## north
// cpu
module cpu 
	(output wire [7:0] address,
	 output wire [7:0] to_memory,
	 output wire write,
	 input wire [7:0] from_memory, 
     input wire clk, reset);
clock: 8.14 ns
lec_check: 0
cap_margin: 20
cell_pad_in_sites_detail_placement: 0
core_aspect_ratio: 0.5
core_margin: 2
core_utilization: 68
cts_cluster_diameter: 339
cts_cluster_size: 93
gpl_timing_driven: 0
min_routing_layer: met1
place_density: 0.86
slew_margin: 20
tns_end_percent: 15
run.sh (not shown) runs the stock make flow with config.mk's settings and CLKGATE_MAP_FILE=.
north ran to completion and came out clean on the timing, DRC and antenna checks.
What south does differently from north at the input level:
- TNS_END_PERCENT removed (was 15)
- CORE_UTILIZATION changed from 68 to 54
- CELL_PAD_IN_SITES_GLOBAL_PLACEMENT newly set to 0
- CORE_ASPECT_RATIO changed from 0.5 to 1.65
- ABC_AREA newly set to 1
- CELL_PAD_IN_SITES_DETAIL_PLACEMENT changed from 0 to 2
- SETUP_SLACK_MARGIN newly set to 2.42
- MIN_ROUTING_LAYER changed from met1 to met2
- GPL_ROUTABILITY_DRIVEN newly set to 1
- PLACE_DENSITY changed from 0.86 to 0.76
- GPL_TIMING_DRIVEN changed from 0 to 1
- CTS_CLUSTER_SIZE changed from 93 to 49
[summary]
south: aborted in 3_5_place_dp (tool error)
Die width, south and north: smaller value in south
Across both runs, average cell area after synthesis was lower for south than for north.
south falls short of north in core box area.
Cmp south and north / synthesized cell count / lower: north
diff inputs: south => east
- GPL_ROUTABILITY_DRIVEN: 1 -> unset
- SETUP_SLACK_MARGIN: 2.42 -> unset
- CORE_UTILIZATION: 54 -> 45
- CELL_PAD_IN_SITES_DETAIL_PLACEMENT: 2 -> 0
- MIN_ROUTING_LAYER: met2 -> met1
- GPL_TIMING_DRIVEN: 1 -> unset
- PLACE_DENSITY: 0.76 -> 0.41
- ABC_AREA: 1 -> unset
- CORE_ASPECT_RATIO: 1.65 -> 0.5
- CTS_CLUSTER_SIZE: 49 -> 10
- CELL_PAD_IN_SITES_GLOBAL_PLACEMENT: 0 -> unset
- TNS_END_PERCENT: unset -> 15
==> results <==
- Every stage of the flow completed for east, and the final layout passed the timing, DRC and antenna checks.
- Side by side, core area turned out higher in east than in south.
- Die extent in y: lower on east
- Number of cells in the yosys synthesis report: east < south
- Between east and south, it is east whose share of cell area taken by muxes after synthesis is higher, by 5.9 points.
- Going from south to east, post-synthesis simple-gate area fraction lower, number of different library cells in the post-synthesis netlist went up 43.
- Looking only at compound-cell area share of the yosys netlist, and setting everything else aside, the higher value of east and south goes to east.
- Summary: area of the die, east worse than south
- Relative to south, cell count after synthesis has gone down in east.
- Compared with south, east shows a area of the mapped netlist that is 260 um2 higher.
Inputs modified between east and west:
- CTS_CLUSTER_SIZE no longer set, was 10
- PLACE_DENSITY now 0.59, was 0.41
- SETUP_SLACK_MARGIN now -0.28, previously not set
- CORE_ASPECT_RATIO now 1.14, was 0.5
- CORE_UTILIZATION now 72, was 45
- TNS_END_PERCENT no longer set, was 15
- the clock period (ns, I/O delays scaled along) now 3.77, was 8.14
Findings:
west completed end to end; final checks failed (setup timing). Between east and west, wire length of the first global-routing pass decreased. west vs east, smallest hold slack went down by 0.10 ns. Status: switching power as a share of total power parity (west, east). Lower sum of internal, switching and leakage power goes to east over west. [compare] base=east new=west: final clock period utilization by the worst path up 35 points, layout buffering overhead excluding clock cells went up, internal power component shows an increase of 1.7 mW. The lower worst ir drop on vdd of west and east is in east. Cmp west vs east: count of endpoints failing setup in the final report higher in west.

* * *

== lane 1 ==
Starting RTL as in the previous note.
export LEC_CHECK = 0
export CAP_MARGIN = 20
export CELL_PAD_IN_SITES_DETAIL_PLACEMENT = 0
export CORE_ASPECT_RATIO = 1.14
export CORE_MARGIN = 2
export CORE_UTILIZATION = 71
export CTS_CLUSTER_DIAMETER = 339
export MIN_ROUTING_LAYER = met1
export PLACE_DENSITY = 0.35
export SETUP_SLACK_MARGIN = -0.28
export SLEW_MARGIN = 20
create_clock -name core_clock -period 3.77 [get_ports {clk}]
Every stage of lane 1 finished as expected; the final checks, on the other hand, flagged setup timing, which means the layout fails.
#### Input delta (lane 2 over lane 1)
- SETUP_SLACK_MARGIN removed (was -0.28)
- MIN_ROUTING_LAYER removed (was met1)
- PLACE_DENSITY removed (was 0.35)
- CORE_UTILIZATION changed from 71 to 64
- CTS_CLUSTER_DIAMETER removed (was 339)
- CORE_ASPECT_RATIO removed (was 1.14)
- CELL_PAD_IN_SITES_DETAIL_PLACEMENT removed (was 0)
- the clock period (ns, I/O delays scaled along) changed from 3.77 to 4.03
Findings:
Between lane 2 and lane 1, the part of the cycle the worst path needs is lower for lane 2.
Relative to lane 1, the layout-stage area growth over the synthesis result of lane 2 is lower by 0.38 points.
Die area in lane 2 vs lane 1: up about 10%
Lane 1 was larger in final cell area than lane 2.
Summary — floorplan row count, lane 2 relative to lane 1: lower, by 1.
Looking at the reports, lane 2 completed the entire flow and the layout it produced met the timing, DRC and antenna checks.
The post-placement cell area on lane 1 is in line with that on lane 2.
For lane 1, the worst setup path endpoint was to_memory[1], unlike lane 2, where it was to_memory[0].
Between lane 2 and lane 1, the difference in data arrival at the endpoint of the critical path is negligible.
Going from lane 1 to lane 2, the switching share of total power was found to have gone down by 0.35 points.
Setup slack: lane 2 more than lane 1
Lane 2: met3 track demand over resource 0.63 points below lane 1
Changes in lane 3 relative to lane 2:
- changing CORE_UTILIZATION from 64 to 66
- changing the clock period (ns, I/O delays scaled along) from 4.03 to 4.4
Results
Per the final summary, lane 3 finished and its layout is clean on timing, DRC and antenna.
Est. power | lane 3 vs lane 2 | lane 3 lower
Going from lane 2 to lane 3, die size shrank by a few percent.
Compared with lane 2, in lane 3 number of tap instances has decreased; net switching share of the total power now larger; post-placement worst setup slack climbed 0.25 ns; fraction of met1 tracks used by global routing now sits lower.
On number of cells in Yosys stat, lane 3 and lane 2 are neck and neck.
Lower final layout net count goes to lane 3 over lane 2.
> inputs changed (lane 3 -> lane 4)
- a change of CORE_UTILIZATION from 66 to 40
- a change of the clock period (ns, I/O delays scaled along) from 4.4 to 8.0
[summary]
Lane 3 → lane 4: leakage dissipation now smaller; wire length after detailed routing now larger; non-clock buffer instance count of the final layout now smaller.
Going from lane 3 to lane 4, data required time of the worst path grows by 2.88 ns.
Lane 3 -> lane 4: count of buffering cells on the critical path with inverters included delta 0, exact match
Compared with lane 3, lane 4 shows die extent in x higher by 27%.
Relative to lane 3, the post-placement cell count of lane 4 is higher by 7.0%.
Taking lane 3 as the reference, in lane 4 reported net switching power went down; worst setup slack went up; internal cell power went down.
Lane 3: full flow OK, the timing, DRC and antenna checks passed
Lane 4 did not stop at any stage, and its layout met the timing, DRC and antenna checks.
Lane 4 vs lane 3, power drawn by the combinational cells went down by about 46%.
> inputs changed (lane 4 -> lane 5)
- setting TNS_END_PERCENT to 10 for the first time
- changing CORE_UTILIZATION from 40 to 47
- setting CTS_CLUSTER_DIAMETER to 339 for the first time
- setting CTS_CLUSTER_SIZE to 98 for the first time
- setting PLACE_DENSITY to 0.43 for the first time
- changing SLEW_MARGIN from 20 to 15
Findings:
Side by side, via count of the first global-routing pass turned out lower in lane 5 than in lane 4. [compare] base=lane 4 new=lane 5: non-clock buffer count rose about 3.3%, total number of vias saw little to no change. HPWL reported at the end of detailed placement: lane 4 vs lane 5, no meaningful difference. Compared to lane 4, lane 5 has fraction of met3 tracks used by global routing 0.82 points lower. | total power | lane 4 vs lane 5 | ≈ equal |. From lane 4 to lane 5 the numbers moved as follows: post-layout worst setup margin +0.0074 ns; fmax now sits at about the same level.
Power is estimated from default activity; no workload was simulated.
